Design adc_mul, start of the top module:
module adc_mul                   
(
    input  logic         clk_i,                                                
    input  logic         rst_i,                                                
    input  logic [11:0]  x_i,                                                  
    input  logic [11:0]  y_i,                                                  
    input  logic [11:0]  z_i,                                                  
    output logic [11:0]  fp_o                                                  
);
For scale: about 150 flip-flops, ~50 I/O pins, ~0.054 mm^2 of cells after synthesis.
Settings: LEC_CHECK=0, ABC_AREA=1, CAP_MARGIN=20, CORE_MARGIN=2, CORE_UTILIZATION=72, CTS_CLUSTER_DIAMETER=342, HOLD_SLACK_MARGIN=-0.1, MAX_ROUTING_LAYER=met4, PLACE_DENSITY=0.66, SLEW_MARGIN=20, TNS_END_PERCENT=5; clock period 63.5 ns.
run.sh (not shown) runs the stock make flow with config.mk's settings and CLKGATE_MAP_FILE=.
The baseline aborted during global routing (5_1_grt) on ODB-0269.
==> next run, changes <==
CORE_UTILIZATION = 58   (was 72)
CTS_CLUSTER_DIAMETER = unset   (was 342)
HOLD_SLACK_MARGIN = unset   (was -0.1)
MAX_ROUTING_LAYER = unset   (was met4)
PLACE_DENSITY = unset   (was 0.66)
TNS_END_PERCENT = unset   (was 5)
clock period = 77.7 ns   (was 63.5 ns; I/O delays follow)
With this change the flow produced a clean layout.
Synthesized area is unchanged.
Die area climbs by 24%.
Synthesized cell count does not change.
==> next run, changes <==
CAP_MARGIN = 15   (was 20)
CORE_UTILIZATION = 72   (was 58)
CTS_CLUSTER_DIAMETER = 274   (was unset)
CTS_CLUSTER_SIZE = 16   (was unset)
clock period = 80.5 ns   (was 77.7 ns; I/O delays follow)
Setup slack improves by 0.19 ns.
Wire length went down by about 0.33%.
==> next run, changes <==
ABC_AREA = unset   (was 1)
CAP_MARGIN = 20   (was 15)
CORE_UTILIZATION = 40   (was 72)
CTS_CLUSTER_DIAMETER = unset   (was 274)
CTS_CLUSTER_SIZE = unset   (was 16)
clock period = 91.8 ns   (was 80.5 ns; I/O delays follow)
=> Global-route usage is lower by 16 points. Synthesized area is lower by 7.5%. Hold slack loses 0.011 ns. Setup slack loses 3.2 ns. Final cell count is lower by 9.9%. Non-clock buffer count is higher by 284. Count of clock-buffer cells in the layout is higher by 1. Synthesized cell count is lower by 22%. Critical path depth is lower by 36.
==> next run, changes <==
ABC_AREA = 1   (was unset)
CORE_UTILIZATION = 66   (was 40)
CTS_CLUSTER_DIAMETER = 342   (was unset)
MAX_ROUTING_LAYER = met4   (was unset)
TNS_END_PERCENT = 5   (was unset)
clock period = 63.5 ns   (was 91.8 ns; I/O delays follow)
What happened:
- Now the flow ran to the end with violations: setup timing
- synthesized cell count grows by 28%
- non-clock buffer count grows by 328
- synthesized area grows by 8.1%

========
Starting RTL as in the previous note.
export LEC_CHECK = 0
export ABC_AREA = 1
export CAP_MARGIN = 15
export CORE_MARGIN = 2
export CORE_UTILIZATION = 72
export CTS_CLUSTER_DIAMETER = 215
export CTS_CLUSTER_SIZE = 22
export SLEW_MARGIN = 20
create_clock -name core_clock -period 80.5 [get_ports {clk_i}]
The starting point completed without violations.
==> next run, changes <==
Settings changed: CTS_CLUSTER_DIAMETER 215 to 374, CTS_CLUSTER_SIZE 22 to 95, TNS_END_PERCENT set to 15.
Clock period 80.5 ns to 37.4 ns, I/O delays scaled along.
Outcome:
- With this change the flow ended with an error in clock tree synthesis with DPL-0038
- die size is unchanged
- synthesized cell count is unchanged
- area after synthesis stays the same
==> next run, changes <==
Settings changed: CTS_CLUSTER_DIAMETER 374 to 304, CTS_CLUSTER_SIZE 95 to 22, TNS_END_PERCENT 15 to not set.
Clock period 37.4 ns to 80.5 ns, I/O delays scaled along.
Effect: The new run finished clean; area after synthesis does not change; die area is unchanged; synthesized cell count stays the same.

========
run A:
Starting RTL as in the previous note.
## adc_mul
module adc_mul                   
(
    input  logic         clk_i,                                                
    input  logic         rst_i,                                                
    input  logic [11:0]  x_i,                                                  
    input  logic [11:0]  y_i,                                                  
    input  logic [11:0]  z_i,                                                  
    output logic [11:0]  fp_o                                                  
); 
    logic [31:0]    x_fp;                                                        
    logic [31:0]    y_fp;                                                        
    logic [31:0]    z_fp;                                                        
    logic [31:0]    mul_o_fp;                                                    
    logic [31:0]    div_o_fp;                                                    
    logic [31:0]    x_ffp;                                                       
    fixed_to_float converter1 (	
								.clk_i	    (clk_i) ,
								.rst_i	    (rst_i) ,
                                .fixed_in   (x_i)  ,
                                .float_out  (x_fp)  
                               );    
    fixed_to_float converter2 (
  ...
==> flow/config.mk <==
export PLATFORM = sky130hd
export DESIGN_NAME = adc_mul
export DESIGN_NICKNAME = adc_mul
export VERILOG_FILES = /design/flow/design.v
export SDC_FILE = /design/flow/constraint.sdc
export NUM_CORES = 4
export LEC_CHECK = 0
export ABC_AREA = 1
export CAP_MARGIN = 25
export CELL_PAD_IN_SITES_DETAIL_PLACEMENT = 0
export CELL_PAD_IN_SITES_GLOBAL_PLACEMENT = 1
export CORE_ASPECT_RATIO = 1.48
export CORE_MARGIN = 5
export CORE_UTILIZATION = 18
export CTS_CLUSTER_SIZE = 61
export GPL_ROUTABILITY_DRIVEN = 1
export GPL_TIMING_DRIVEN = 0
export HOLD_SLACK_MARGIN = -0.06
export MIN_ROUTING_LAYER = met2
export PLACE_DENSITY_LB_ADDON = 0.12
export SETUP_SLACK_MARGIN = 5.0
export SLEW_MARGIN = 0
==> flow/constraint.sdc <==
create_clock -name core_clock -period 140.0 [get_ports {clk_i}]
set_input_delay 28.0000 -clock core_clock [delete_from_list [all_inputs] [get_ports {clk_i}]]
set_output_delay 28.0000 -clock core_clock [all_outputs]
set_load 0.01 [all_outputs]
Modified inputs, run B compared to run A
Settings: a deleted PLACE_DENSITY_LB_ADDON that had been 0.12; a change of CORE_UTILIZATION from 18 to 68; a change of SLEW_MARGIN from 0 to 20; a deleted HOLD_SLACK_MARGIN that had been -0.06; a change of GPL_TIMING_DRIVEN from 0 to 1; a deleted MIN_ROUTING_LAYER that had been met2; a deleted GPL_ROUTABILITY_DRIVEN that had been 1; a deleted ABC_AREA that had been 1; a change of CAP_MARGIN from 25 to 20; a change of CORE_MARGIN from 5 to 2; a change of SETUP_SLACK_MARGIN from 5.0 to -2.0; a deleted CELL_PAD_IN_SITES_GLOBAL_PLACEMENT that had been 1; a deleted CTS_CLUSTER_SIZE that had been 61; a change of the clock period (ns, I/O delays scaled along) from 140.0 to 85.4.
Run B: flow complete, layout not clean; failing: negative setup slack
Run A closes out successfully: all stages finished, all timing, DRC and antenna checks passed.
Sort run B and run A by fraction of standard cell area that is sequential asc -> top: run A
[run B vs run A] gate count of the mapped netlist: lower in run B
Changes observed in run B relative to run A: last weighted congestion value of the routability-driven placer went up 0.093; sum of routed wire segments on met1 moved up.
diff inputs: run B => run C
Settings: removing SETUP_SLACK_MARGIN (formerly -2.0); removing CORE_ASPECT_RATIO (formerly 1.48); removing GPL_TIMING_DRIVEN (formerly 1); removing CELL_PAD_IN_SITES_DETAIL_PLACEMENT (formerly 0); changing CORE_UTILIZATION from 68 to 58; changing the clock period (ns, I/O delays scaled along) from 85.4 to 50.2.
Findings:
Of the runs run C and run B, none of them finished clean. The flow for run C finished, though final verification flagged negative setup slack. [compare] base=run B new=run C: global-route total usage across every layer dropped 0.41 points, violation tally from detailed-route iteration zero climbed 557, total of endpoints with negative setup slack in the final report climbed 11, maximum frequency dropped about 1%. Run C ended up with a higher critical path depth than run B did. Run B → run C: final area up about 23%; routed wire length up about 18%; setup slack down 36.13 ns; area taken by multi-input logic gates up 0.38%; number of detailed-route iterations in the first pass down 1.

========
Setup of run 1:
Starting RTL as in the previous note.
make LEC_CHECK=0 ABC_AREA=1 CAP_MARGIN=20 CELL_PAD_IN_SITES_DETAIL_PLACEMENT=0 CORE_ASPECT_RATIO=1.48 CORE_MARGIN=2 CORE_UTILIZATION=54 GPL_TIMING_DRIVEN=0 PLACE_DENSITY_LB_ADDON=0.06 SETUP_SLACK_MARGIN=-2.0 SLEW_MARGIN=0 finish   # period 57.6 ns
Run 1 had finished all stages when the layout checks came back failing, citing setup timing.
### run 1 -> run 2
Settings: clearing GPL_TIMING_DRIVEN, which used to be 0; clearing CORE_ASPECT_RATIO, which used to be 1.48; clearing PLACE_DENSITY_LB_ADDON, which used to be 0.06; swapping 0 for 20 in SLEW_MARGIN; clearing CELL_PAD_IN_SITES_DETAIL_PLACEMENT, which used to be 0; swapping 54 for 40 in CORE_UTILIZATION; clearing ABC_AREA, which used to be 1; clearing SETUP_SLACK_MARGIN, which used to be -2.0; swapping 57.6 for 95.0 in the clock period (ns, I/O delays scaled along).
--- outcome ---
- Run 2: flow completed, timing, DRC and antenna clean
- [run 2] count of cell types in the netlist rose 82 relative to run 1
- Comparing met3 routing resource usage after global routing for run 2 and run 1, the smaller number came from run 2.
- Compared with run 1, in run 2 wire length fell 31000 um, detail-routed net length per standard cell higher, number of filler instances in the final layout +3963.
- In run 2, area of all placed cells without fillers is lower than in run 1.
- Of run 2 and run 1, the run reporting the lower global-route track usage on met1 was run 2.
- In run 2, the top fanout value on the critical path came out 7 above the value in run 1.
For run 3, these inputs were changed with respect to run 2:
Settings: swapping 20 for 10 in SLEW_MARGIN; putting CELL_PAD_IN_SITES_GLOBAL_PLACEMENT at 1 where nothing was set; putting PLACE_DENSITY_LB_ADDON at 0.02 where nothing was set; putting HOLD_SLACK_MARGIN at -0.07 where nothing was set; putting TNS_END_PERCENT at 15 where nothing was set; putting CORE_ASPECT_RATIO at 0.5 where nothing was set; putting CTS_CLUSTER_DIAMETER at 101 where nothing was set; putting CTS_CLUSTER_SIZE at 98 where nothing was set; swapping 2 for 8 in CORE_MARGIN.
### Flow results
Every stage of the flow completed for run 3, and the final layout passed the timing, DRC and antenna checks. Status: clock insertion delay at the later pin of the skew report parity (run 2, run 3). Diff run 2 -> run 3: hold slack neither gained nor lost much; transition at the pin with the smallest max-transition slack lost 0.15 ns. Between run 3 and run 2, the maximum net fanout on the critical path is higher for run 2. Run 3 against run 2: final antenna diode count higher.
What run 4 does differently from run 3 at the input level:
Settings: CTS_CLUSTER_DIAMETER no longer set, was 101; HOLD_SLACK_MARGIN no longer set, was -0.07; CORE_MARGIN now 2, was 8; CORE_ASPECT_RATIO no longer set, was 0.5; SLEW_MARGIN now 20, was 10; CTS_CLUSTER_SIZE now 95, was 98; CORE_UTILIZATION now 64, was 40; CELL_PAD_IN_SITES_GLOBAL_PLACEMENT no longer set, was 1; PLACE_DENSITY_LB_ADDON no longer set, was 0.02; ABC_AREA now 1, previously not set; the clock period (ns, I/O delays scaled along) now 37.4, was 95.0.
==> results <==
As the logs show, run 4 stopped at global routing after a tool error, so it never reached the end of the flow. Summed instance area of the synthesized netlist, run 4 vs run 3: up by a little under 10%. In the tables for run 4 and run 3, sequential area share after synthesis reads lower with run 4. When run 4 is measured against run 3, its synthesized cell count turns out 1821 higher. On share of cell area taken by muxes after synthesis, the higher figure sits with run 3, not run 4. Relative to run 3, the number of distinct library cells after synthesis of run 4 is lower by 44%. Of run 4 and run 3, it is run 4 that has the higher routability-driven placement congestion ratio. Against run 3 as the reference, run 4 delivers a lower area fraction in full adders, half adders and majority gates.
Input changes introduced in run 5 (baseline for comparison: run 4):
Settings: CAP_MARGIN now 15, was 20; CTS_CLUSTER_SIZE no longer set, was 95; TNS_END_PERCENT no longer set, was 15; CORE_UTILIZATION now 72, was 64; ABC_AREA no longer set, was 1; the clock period (ns, I/O delays scaled along) now 80.5, was 37.4.
### Flow results
- As the logs show, run 5 stopped at clock tree synthesis after a tool error, so it never reached the end of the flow.
- Run 5 vs. run 4: xor and xnor area share after synthesis roughly the same; final estimated routing congestion in global placement higher; die area lower.
diff inputs: run 5 => run 6
Settings: swapping 15 for 20 in CAP_MARGIN; putting MAX_ROUTING_LAYER at met4 where nothing was set; swapping 72 for 67 in CORE_UTILIZATION; swapping 80.5 for 84.4 in the clock period (ns, I/O delays scaled along).
Findings:
- Comparing run 5 against run 6, there is no change at all in synthesized cell count.
- Summary of run 6 over run 5: final weighted congestion in routability-driven placement saw a decrease, chip width saw an increase, starting utilization of the core area saw a decrease, standard cell area after detailed placement saw a decrease.
- For area of the core, dividing the value from run 6 by the value from run 5 gives 1.07.
- Number of rows created at floorplan grows by a few percent when moving from run 5 to run 6.
- Going from run 5 to run 6, the total placed cells including tap cells was found to have gone down by 915.
- Area reported by Yosys stat came out exactly the same in run 6 and run 5.
- Lower HPWL after detailed placement goes to run 6 over run 5.
- Status(run 5) = ERROR, stage = clock tree synthesis
- To summarise run 6: no stage aborted, but the layout did not pass its checks, failing on setup timing.
- Where die area is concerned, run 5 is better than run 6.
